== job 784 ==
// ALU_TOP
module ALU_TOP #(parameter Width = 16)
( 
input        [Width-1 :0]                                 A,
input        [Width-1 :0]                                 B,
input        [3:0]                                        ALU_FUN,
input                                                     CLK,
input                                                     RST,
output       [Width-1 :0]                                 Arith_OUT,
output                                                    Arith_Flag,
output                                                    Carry_OUT,
output       [Width-1 :0]                                 Logic_Out,
output                                                    Logic_Flag,
output       [Width-1 :0]                                 CMP_OUT,
output                                                    CMP_Flag,
output                                                    Shift_Flag,
output       [Width-1 :0]                                 Shift_OUT
);
Size: roughly 1,900 cells after synthesis, about 55 flip-flops, about 110 I/O pins, ~0.015 mm² of cells after synthesis.
Settings: LEC_CHECK=0, CAP_MARGIN=40, CORE_MARGIN=2, CORE_UTILIZATION=21, GPL_ROUTABILITY_DRIVEN=1, HOLD_SLACK_MARGIN=0.23, MIN_ROUTING_LAYER=met1, PLACE_DENSITY_LB_ADDON=0.2, SLEW_MARGIN=15; clock period 51.8 ns.
run.sh (not shown) runs the stock make flow with config.mk's settings and CLKGATE_MAP_FILE=.
## Diff of input files: job 5365 against job 784
- GPL_ROUTABILITY_DRIVEN: 1 -> unset
- CORE_UTILIZATION: 21 -> 40
- CAP_MARGIN: 40 -> 20
- HOLD_SLACK_MARGIN: 0.23 -> unset
- MIN_ROUTING_LAYER: met1 -> unset
- PLACE_DENSITY_LB_ADDON: 0.2 -> unset
- SLEW_MARGIN: 15 -> 20
- the clock period (ns, I/O delays scaled along): 51.8 -> 32.0
==> comparison <==
- Compared with job 784, global-route wire length before repair in job 5365 decreased by a little under 10%.
- Compared with job 784, job 5365 shows a lower worst hold slack.
- Higher power share of the combinational group goes to job 5365 over job 784.
- Relative to job 784, floorplan core area decreased by about 50% in job 5365.
- Re number of ordinary and repair buffers in the finished layout: job 5365 and job 784 aren't equal, and the higher value belongs to job 5365.
- Taking job 784 as the reference, in job 5365 filler cell count in the final layout went down by 4,213, synthesized netlist cell count stayed essentially flat, worst setup slack went down by 8.22 ns.
- Between job 784 and job 5365, relative area change from synthesis to final layout increased.
- Summary of job 5365 over job 784: sequential share of layout area moved down, total length of routed wires lower.
Relative to job 5365, the following input files were edited for job 5289:
- CTS_CLUSTER_DIAMETER newly set to 230
- CORE_UTILIZATION changed from 40 to 36
- TNS_END_PERCENT newly set to 15
- ABC_AREA newly set to 1
- MAX_ROUTING_LAYER newly set to met4
- CTS_CLUSTER_SIZE newly set to 100
Findings:
Diff job 5365 and job 5289: number of placed instances, taps included higher in job 5289. Job 5289 ends up with a aggregate global-route resource usage that is 3.9 points lower than in job 5365. | overall power consumption | job 5289 vs job 5365 | 16% lower |. Diff job 5365 -> job 5289 | sequential share of layout area | increase of 0.37 points. Delta (job 5289 minus job 5365): weighted congestion at the end of routability-driven global placement grew by about 1.8%, post-route cell area shrank by about 5%, gate count after technology mapping grew by 424.
What job 8628 does differently from job 5289 at the input level:
- CTS_CLUSTER_SIZE changed from 100 to 67
- PLACE_DENSITY newly set to 0.93
- CORE_UTILIZATION changed from 36 to 25
- CTS_CLUSTER_DIAMETER changed from 230 to 387
- TNS_END_PERCENT removed (was 15)
## What came out
Fmax shrinks slightly when moving from job 5289 to job 8628. [compare] base=job 5289 new=job 8628: net switching power saw an increase; number of optimization iterations in the first detailed-route pass now sits higher.

---

amber:
Starting RTL as in the previous note.
make LEC_CHECK=0 CAP_MARGIN=20 CORE_MARGIN=2 CORE_UTILIZATION=60 SLEW_MARGIN=20 finish   # period 17.4 ns
Status: amber FAILED at 5_1_grt (tool error)
Input changes introduced in onyx (baseline for comparison: amber):
Settings: CORE_ASPECT_RATIO: unset -> 1.82; CORE_UTILIZATION: 60 -> 40; SLEW_MARGIN: 20 -> 10; the clock period (ns, I/O delays scaled along): 17.4 -> 32.0.
==> comparison <==
- onyx finished every stage and its layout cleared the timing, DRC and antenna checks.
- Comparing amber against onyx, there is no change at all in number of cell instances after yosys synthesis.
- Core area in onyx vs amber: up 12,000 µm²
- Taking amber as the reference point, the number of standard-cell rows in the floorplan of onyx rises by 67%.
Edits applied to the flow inputs when going from onyx to pepper:
Settings: an added PLACE_DENSITY of 0.35; an added ABC_AREA of 1; an added MAX_ROUTING_LAYER of met4; an added CTS_CLUSTER_SIZE of 98; an added CTS_CLUSTER_DIAMETER of 256; a change of SLEW_MARGIN from 10 to 20; a change of CORE_UTILIZATION from 40 to 36; a deleted CORE_ASPECT_RATIO that had been 1.82.
### Flow results
Of the two candidates, onyx has the worse maximum frequency and pepper the better one.
Taking onyx as the reference, in pepper final non-filler cell area now smaller; logic share of the area rose 3.5 points.
Edits applied to the flow inputs when going from pepper to harbor:
Settings: a change of CORE_UTILIZATION from 36 to 53; a deleted PLACE_DENSITY that had been 0.35; a change of CTS_CLUSTER_DIAMETER from 256 to 232; a deleted MAX_ROUTING_LAYER that had been met4; an added TNS_END_PERCENT of 20; a deleted ABC_AREA that had been 1.
Findings:
harbor finished end to end and its layout was clean on timing, DRC and antenna. Summary of harbor over pepper: summed area of non-filler cells in the final layout went up by 4.3%; post-synthesis adder-cell area fraction shows an increase of 1.4 points. In the flow results for pepper and harbor, the post-layout minimum cycle time is larger on harbor.
Edits applied to the flow inputs when going from harbor to raven:
Settings: CTS_CLUSTER_DIAMETER: 232 -> unset; CORE_UTILIZATION: 53 -> 59; TNS_END_PERCENT: 20 -> 90; CTS_CLUSTER_SIZE: 98 -> 53; GPL_ROUTABILITY_DRIVEN: unset -> 1.
==> comparison <==
- Synthesized chip area reported by yosys of raven is on par with harbor.
- raven vs harbor — total power per unit cell area climbed slightly
- Summary of raven over harbor: pre-CTS setup slack climbed 0.21 ns; reported clock group power dropped about 1%; leakage power dropped 0.057 nW.
- Status: sequential power parity (raven, harbor)
Power and IR drop assume default switching activity.
